==> inputs of indigo <==
## Calculator2_0
module Calculator2_0(clk, rst, col, btn, btnres, fil, Sseg, anodos);
	input clk;
	input rst;
	input [3:0] col;
	input btn;
	input btnres;
	output [3:0] fil;
	output [6:0] Sseg;
	output [7:0] anodos;
	wire clk1kHz;
	wire clk20Hz;
	wire [3:0]tecla;
	wire [20:0] Ssegnum1;
	wire [20:0] Ssegnum2;
	wire [6:0] signo1;
	wire [6:0] operador;
	wire [9:0] num1;
	wire [9:0] num2;
	wire sig1;
	wire [1:0] oper;
	wire [19:0] resultado;
	wire [1:0] signo_resultado;
	wire [23:0] dres;
	wire [6:0] CSseg;
	divfreq div(clk, rst, clk1kHz);
	divfreq20 div20(clk, rst, clk20Hz);
	Barrido_filas barfil(clk, rst, clk20Hz, fil);
	Comparador_col comp(clk, rst, fil, col, tecla);
	Conversor print(tecla, CSseg);
	Barrido_displays bardisp(clk, rst, btn, btnres, CSseg, clk1kHz, dres, signo_resultado, Sseg, anodos, Ssegnum1, Ssegnum2, operador, signo1);
	Ssegtobin convsegtobin(clk, rst, Ssegnum1, Ssegnum2, signo1, operador, num1, num2, sig1, oper);
	Operacion op(num1, num2, sig1, oper, resultado, signo_resultado);
	Digitos_result digres(resultado, dres);
endmodule
==> flow/config.mk <==
export PLATFORM = sky130hd
export DESIGN_NAME = Calculator2_0
export DESIGN_NICKNAME = Calculator2_0
export VERILOG_FILES = /design/flow/design.v
export SDC_FILE = /design/flow/constraint.sdc
export NUM_CORES = 4
export LEC_CHECK = 0
export CAP_MARGIN = 5
export CORE_ASPECT_RATIO = 0.5
export CORE_MARGIN = 2
export CORE_UTILIZATION = 72
export MAX_ROUTING_LAYER = met4
export SETUP_SLACK_MARGIN = -1.23
export SLEW_MARGIN = 20
==> flow/constraint.sdc <==
create_clock -name core_clock -period 86.5 [get_ports {clk}]
set_input_delay 17.3000 -clock core_clock [delete_from_list [all_inputs] [get_ports {clk}]]
set_output_delay 17.3000 -clock core_clock [all_outputs]
set_load 0.01 [all_outputs]
run.sh (not shown) runs the stock make flow with config.mk's settings and CLKGATE_MAP_FILE=.
==> inputs of quartz, as changes to indigo <==
- CAP_MARGIN: 5 -> 35
- CORE_ASPECT_RATIO: 0.5 -> 1.51
- CORE_MARGIN: 2 -> 8
- CORE_UTILIZATION: 72 -> 63
- GPL_ROUTABILITY_DRIVEN: default -> 1
- HOLD_SLACK_MARGIN: default -> -0.07
- MAX_ROUTING_LAYER: met4 -> default
- MIN_ROUTING_LAYER: default -> met1
- SETUP_SLACK_MARGIN: -1.23 -> default
- SLEW_MARGIN: 20 -> 10
==> flow/constraint.sdc (replaced) <==
create_clock -name core_clock -period 115.0 [get_ports {clk}]
set_input_delay 23.0000 -clock core_clock [delete_from_list [all_inputs] [get_ports {clk}]]
set_output_delay 23.0000 -clock core_clock [all_outputs]
set_load 0.01 [all_outputs]
==> inputs of onyx, as changes to indigo <==
- CAP_MARGIN: 5 -> 20
- CORE_ASPECT_RATIO: 0.5 -> default
- CORE_UTILIZATION: 72 -> 70
- PLACE_DENSITY: default -> 0.64
- SETUP_SLACK_MARGIN: -1.23 -> default
==> flow/constraint.sdc (replaced) <==
create_clock -name core_clock -period 95.1 [get_ports {clk}]
set_input_delay 19.0200 -clock core_clock [delete_from_list [all_inputs] [get_ports {clk}]]
set_output_delay 19.0200 -clock core_clock [all_outputs]
set_load 0.01 [all_outputs]
==> inputs of pepper, as changes to indigo <==
- CAP_MARGIN: 5 -> 15
- CORE_ASPECT_RATIO: 0.5 -> 0.51
- CORE_UTILIZATION: 72 -> 40
- GPL_ROUTABILITY_DRIVEN: default -> 0
- SETUP_SLACK_MARGIN: -1.23 -> default
==> flow/constraint.sdc (replaced) <==
create_clock -name core_clock -period 65.7 [get_ports {clk}]
set_input_delay 13.1400 -clock core_clock [delete_from_list [all_inputs] [get_ports {clk}]]
set_output_delay 13.1400 -clock core_clock [all_outputs]
set_load 0.01 [all_outputs]
==> CHANGELOG.md <==
### Metrics

* Placed wire-length estimate at ~140 mm
* Gr busiest metal: met2
* Outcome: timing/DRC/antenna clean
* Die area at approximately 100000 um^2
* Fp_density at ~64%
# the run above: quartz

==> CHANGELOG.md <==
## Flow update

* Die area at between 80000 and 90000 um^2
* Outcome: stopped before the end
* Met3 Track Usage GR at 76.47%
* First error: [ERROR GRT-0116] Global routing finished with congestion. Check the congestion regions in the DRC Viewer.
* Gr busiest metal: met2
* Fp_density at 73.29%
* Post-CTS Setup Bufs at 50
* Exit stage: global routing (5_1_grt)
# the run above: indigo

==> CHANGELOG.md <==
### Metrics

* Die area at 83790 um^2
* Outcome: failed layout checks
* Fp_density at slightly above 70%
* Placed wire-length estimate at about 130 mm
* Fail Reasons: setup timing
* Count of final setup violators at 18
* Final worst slack at -950.6 ps
# the run above: onyx

==> CHANGELOG.md <==
### Metrics

* Die area at between 100000 and 150000 um^2
* Outcome: failed layout checks
* Fail Reasons: setup timing
* Placed wire-length estimate at ~180 mm
* Final worst slack at -27720 ps
* Count of final setup violators at approximately 43
* Gr busiest metal: met1
# the run above: pepper


========
==> inputs of run Z <==
Calculator2_0 again, from the RTL that the note above started with.
make LEC_CHECK=0 CAP_MARGIN=5 CORE_ASPECT_RATIO=0.53 CORE_MARGIN=2 CORE_UTILIZATION=67 MAX_ROUTING_LAYER=met4 SLEW_MARGIN=20 finish   # period 89.1 ns
==> run X: changes against run Z <==
==> flow/config.mk (replaced) <==
export PLATFORM = sky130hd
export DESIGN_NAME = Calculator2_0
export DESIGN_NICKNAME = Calculator2_0
export VERILOG_FILES = /design/flow/design.v
export SDC_FILE = /design/flow/constraint.sdc
export NUM_CORES = 4
export LEC_CHECK = 0
export CAP_MARGIN = 10
export CORE_ASPECT_RATIO = 1.51
export CORE_MARGIN = 8
export CORE_UTILIZATION = 41
export GPL_ROUTABILITY_DRIVEN = 1
export HOLD_SLACK_MARGIN = -0.07
export MIN_ROUTING_LAYER = met1
export SLEW_MARGIN = 20
==> flow/constraint.sdc (replaced) <==
create_clock -name core_clock -period 115.0 [get_ports {clk}]
set_input_delay 23.0000 -clock core_clock [delete_from_list [all_inputs] [get_ports {clk}]]
set_output_delay 23.0000 -clock core_clock [all_outputs]
set_load 0.01 [all_outputs]
==> results <==
Synthesized cell count is the same in run Z and run X.
Run X went through all stages and came out clean. Run Z ended with an error in 5_1_grt.
In area after synthesis, run Z and run X do not differ.
Against run Z, the die size of run X is larger by about 70%.

========
==> inputs of build 97 <==
Calculator2_0 again, from the RTL that the note above started with.
## Calculator2_0
module Calculator2_0(clk, rst, col, btn, btnres, fil, Sseg, anodos);
	input clk;
	input rst;
	input [3:0] col;
	input btn;
	input btnres;
	output [3:0] fil;
	output [6:0] Sseg;
	output [7:0] anodos;
	wire clk1kHz;
	wire clk20Hz;
	wire [3:0]tecla;
	wire [20:0] Ssegnum1;
	wire [20:0] Ssegnum2;
	wire [6:0] signo1;
	wire [6:0] operador;
	wire [9:0] num1;
	wire [9:0] num2;
	wire sig1;
	wire [1:0] oper;
	wire [19:0] resultado;
	wire [1:0] signo_resultado;
	wire [23:0] dres;
	wire [6:0] CSseg;
	divfreq div(clk, rst, clk1kHz);
	divfreq20 div20(clk, rst, clk20Hz);
	Barrido_filas barfil(clk, rst, clk20Hz, fil);
	Comparador_col comp(clk, rst, fil, col, tecla);
	Conversor print(tecla, CSseg);
	Barrido_displays bardisp(clk, rst, btn, btnres, CSseg, clk1kHz, dres, signo_resultado, Sseg, anodos, Ssegnum1, Ssegnum2, operador, signo1);
	Ssegtobin convsegtobin(clk, rst, Ssegnum1, Ssegnum2, signo1, operador, num1, num2, sig1, oper);
	Operacion op(num1, num2, sig1, oper, resultado, signo_resultado);
	Digitos_result digres(resultado, dres);
endmodule
export LEC_CHECK = 0
export CAP_MARGIN = 10
export CORE_ASPECT_RATIO = 0.62
export CORE_MARGIN = 2
export CORE_UTILIZATION = 41
export GPL_ROUTABILITY_DRIVEN = 1
export HOLD_SLACK_MARGIN = -0.07
export MIN_ROUTING_LAYER = met1
export PLACE_DENSITY_LB_ADDON = 0.01
export SLEW_MARGIN = 20
create_clock -name core_clock -period 115.0 [get_ports {clk}]
==> inputs of trial 86, as changes to build 97 <==
==> flow/config.mk (replaced) <==
export PLATFORM = sky130hd
export DESIGN_NAME = Calculator2_0
export DESIGN_NICKNAME = Calculator2_0
export VERILOG_FILES = /design/flow/design.v
export SDC_FILE = /design/flow/constraint.sdc
export NUM_CORES = 4
export LEC_CHECK = 0
export CAP_MARGIN = 20
export CORE_MARGIN = 2
export CORE_UTILIZATION = 59
export MAX_ROUTING_LAYER = met4
export SLEW_MARGIN = 20
==> flow/constraint.sdc (replaced) <==
create_clock -name core_clock -period 89.1 [get_ports {clk}]
set_input_delay 17.8200 -clock core_clock [delete_from_list [all_inputs] [get_ports {clk}]]
set_output_delay 17.8200 -clock core_clock [all_outputs]
set_load 0.01 [all_outputs]
==> inputs of build 16, as changes to build 97 <==
==> flow/config.mk (replaced) <==
export PLATFORM = sky130hd
export DESIGN_NAME = Calculator2_0
export DESIGN_NICKNAME = Calculator2_0
export VERILOG_FILES = /design/flow/design.v
export SDC_FILE = /design/flow/constraint.sdc
export NUM_CORES = 4
export LEC_CHECK = 0
export CAP_MARGIN = 20
export CORE_MARGIN = 2
export CORE_UTILIZATION = 16
export SLEW_MARGIN = 20
==> flow/constraint.sdc (replaced) <==
create_clock -name core_clock -period 105.0 [get_ports {clk}]
set_input_delay 21.0000 -clock core_clock [delete_from_list [all_inputs] [get_ports {clk}]]
set_output_delay 21.0000 -clock core_clock [all_outputs]
set_load 0.01 [all_outputs]
==> inputs of trial 30, as changes to build 97 <==
==> flow/config.mk (replaced) <==
export PLATFORM = sky130hd
export DESIGN_NAME = Calculator2_0
export DESIGN_NICKNAME = Calculator2_0
export VERILOG_FILES = /design/flow/design.v
export SDC_FILE = /design/flow/constraint.sdc
export NUM_CORES = 4
export LEC_CHECK = 0
export ABC_AREA = 0
export CAP_MARGIN = 20
export CORE_MARGIN = 2
export CORE_UTILIZATION = 64
export CTS_CLUSTER_SIZE = 96
export PLACE_DENSITY = 0.43
export SLEW_MARGIN = 20
==> flow/constraint.sdc (replaced) <==
create_clock -name core_clock -period 53.7 [get_ports {clk}]
set_input_delay 10.7400 -clock core_clock [delete_from_list [all_inputs] [get_ports {clk}]]
set_output_delay 10.7400 -clock core_clock [all_outputs]
set_load 0.01 [all_outputs]
==> qor summary <==
Routed met2 length: build 16 83.0 mm; trial 30 -; build 97 69.0 mm; trial 86 94.9 mm
Most area-hungry cell class in the final design: build 16 logic gates; trial 30 -; build 97 logic gates; trial 86 logic gates
Post-route setup slack: build 16 6.70 ns; trial 30 -; build 97 7.73 ns; trial 86 -2.01 ns
Flip-flop and latch count: build 16 288; trial 30 -; build 97 288; trial 86 288
Non-clock buffering overhead: build 16 3.79%; trial 30 -; build 97 2.44%; trial 86 10.7%
Capturing instance or port of the critical path: build 16 bardisp.Sseg3[2]$_SDFFE_PP1P_; trial 30 -; build 97 bardisp.Sseg3[2]$_SDFFE_PP1P_; trial 86 bardisp.Sseg5[5]$_SDFFE_PP1P_
Critical Path Source: build 16 bardisp.Ssegnum2[11]$_SDFFE_PP1P_; trial 30 -; build 97 bardisp.Ssegnum2[12]$_SDFFE_PP1P_; trial 86 bardisp.Ssegnum2[13]$_SDFFE_PP1P_
Reg-to-reg startpoint: build 16 bardisp.Ssegnum2[11]$_SDFFE_PP1P_; trial 30 -; build 97 bardisp.Ssegnum2[12]$_SDFFE_PP1P_; trial 86 bardisp.Ssegnum2[13]$_SDFFE_PP1P_
Result of the run: build 16 timing/DRC/antenna clean; trial 30 did not finish; build 97 timing/DRC/antenna clean; trial 86 failed layout checks
Failing step: build 16 -; trial 30 global routing; build 97 -; trial 86 -
Reasons for failing layout checks: build 16 -; trial 30 -; build 97 -; trial 86 setup timing
Number of nets at the end of the flow: build 16 8612; trial 30 -; build 97 8483; trial 86 9286
Insertion delay at the late pin of the worst-skew pair: build 16 0.56 ns; trial 30 -; build 97 0.58 ns; trial 86 0.54 ns
Multi-input gate share of total cell area: build 16 75.0%; trial 30 -; build 97 80.5%; trial 86 75.3%
Crit path required time: build 16 105.47 ns; trial 30 -; build 97 115.48 ns; trial 86 89.50 ns
Flip-flop and latch share of the layout cell area: build 16 8.73%; trial 30 -; build 97 9.43%; trial 86 8.10%
Length of routed wiring on met1: build 16 79.9 mm; trial 30 -; build 97 108 mm; trial 86 81.2 mm
Flip-flop and latch area: build 16 5780 sq um; trial 30 -; build 97 5770 sq um; trial 86 5800 sq um
Hold Crit Endpoint: build 16 convsegtobin.digit13_q[1]$_DFF_P_; trial 30 -; build 97 comp.tecla_q[2]$_DFF_P_; trial 86 convsegtobin.digit13_q[1]$_DFF_P_
Half-perimeter wire length after placement: build 16 137 mm; trial 30 167 mm; build 97 152 mm; trial 86 141 mm
Routed length on met3: build 16 7.50 mm; trial 30 -; build 97 14.7 mm; trial 86 10.5 mm
Minimum clock period: build 16 98.30 ns; trial 30 -; build 97 107.27 ns; trial 86 91.11 ns
Routed via count: build 16 58447; trial 30 -; build 97 58472; trial 86 63899

========
==> inputs of 02-06 <==
Calculator2_0 again, from the RTL that the note above started with.
## Calculator2_0
module Calculator2_0(clk, rst, col, btn, btnres, fil, Sseg, anodos);
clock: 110.0 ns
lec_check: 0
cap_margin: 20
core_aspect_ratio: 1.76
core_margin: 2
core_utilization: 40
cts_cluster_diameter: 381
cts_cluster_size: 30
place_density_lb_addon: 0.18
slew_margin: 20
==> 03-20 (differences from 02-06) <==
Settings changed: CAP_MARGIN 20 to 10, CORE_ASPECT_RATIO 1.76 to 0.53, CORE_UTILIZATION 40 to 60, CTS_CLUSTER_DIAMETER 381 to not set, CTS_CLUSTER_SIZE 30 to not set, GPL_ROUTABILITY_DRIVEN set to 1, HOLD_SLACK_MARGIN set to -0.07, MIN_ROUTING_LAYER set to met1, PLACE_DENSITY_LB_ADDON 0.18 to not set.
==> flow/constraint.sdc (replaced) <==
create_clock -name core_clock -period 83.3 [get_ports {clk}]
set_input_delay 16.6600 -clock core_clock [delete_from_list [all_inputs] [get_ports {clk}]]
set_output_delay 16.6600 -clock core_clock [all_outputs]
set_load 0.01 [all_outputs]
==> results.cfg <==
; implementation run metrics
[run_status]
outcome = aborted with a tool error
haltStage = global routing
error_line = [ERROR GRT-0232] Routing congestion too high. Check the congestion heatmap in the GUI.

[die]
die-height_um = 228
core_mm2 = 0.0944
die_area_mm2 = 0.0977

[placed_design]
dp_cells = 11000
hpwl_mm = 185
place_congestion = 1.05

[clock_tree]
post-cts-setup-buffer-count = 502
cts_buffers = 23
cts_resized = 329

[grt]
use_met3 = 0.724
grt_util_met2 = 0.950
The numbers above come from 03-20.

==> results.cfg <==
; flow metrics
[grt]
grt_util_met2 = 0.519
overflow = 0
use_met3 = 0.0146

[placed_design]
hpwl_mm = 157
place_congestion = 0.945
dp_cells = 9524

[die]
die-height_um = 505
die_area_mm2 = 0.146

[clock_tree]
post-cts-setup-buffer-count = 0
cts_resized = 4

[run_status]
outcome = timing/DRC/antenna clean
The numbers above come from 02-06.


========
==> inputs of sierra <==
Calculator2_0 again, from the RTL that the note above started with.
export LEC_CHECK = 0
export CAP_MARGIN = 10
export CORE_ASPECT_RATIO = 0.5
export CORE_MARGIN = 8
export CORE_UTILIZATION = 41
export GPL_ROUTABILITY_DRIVEN = 1
export HOLD_SLACK_MARGIN = -0.07
export MIN_ROUTING_LAYER = met1
export PLACE_DENSITY_LB_ADDON = 0.06
export SLEW_MARGIN = 20
create_clock -name core_clock -period 115.0 [get_ports {clk}]
==> delta: changes against sierra <==
ABC_AREA = 1   (was not set)
CORE_ASPECT_RATIO = 0.62   (was 0.5)
CORE_MARGIN = 2   (was 8)
CORE_UTILIZATION = 72   (was 41)
CTS_CLUSTER_SIZE = 72   (was not set)
HOLD_SLACK_MARGIN = 0.3   (was -0.07)
PLACE_DENSITY_LB_ADDON = 0.27   (was 0.06)
SETUP_SLACK_MARGIN = -2.0   (was not set)
TNS_END_PERCENT = 80   (was not set)
==> flow/constraint.sdc (replaced) <==
create_clock -name core_clock -period 50.2 [get_ports {clk}]
set_input_delay 10.0400 -clock core_clock [delete_from_list [all_inputs] [get_ports {clk}]]
set_output_delay 10.0400 -clock core_clock [all_outputs]
set_load 0.01 [all_outputs]
==> qor.yml <==
grt_max_degree: 75
hold_violations: 0
crit_slowest_cell: "or4_4"
clockBufferDepth: 3
die_w_um: 544
status: "complete, no violations"
grt-ovfl-total: 0
min_delay_worst_endpoint: "convsegtobin.digit13_q[1]"
cts.clk_slew.worst_paths_ns: 0.06
buffers: 192
synth_area_mm2: 0.0570
drc: 0
The numbers above come from sierra.

==> qor.yml <==
status: "did not finish"
stop_stage: "clock tree synthesis (4_1_cts)"
error_line: "[ERROR DPL-0033] detailed placement checks failed during check placement."
synth_area_mm2: 0.0623
placed_cells: 13000
placed_cell_area_mm2: 0.0810
rows: 84
synth-edff-count: 0
die_w_um: 378
yosys_area_mm2: 0.0623
ys_types: 104
The numbers above come from delta.

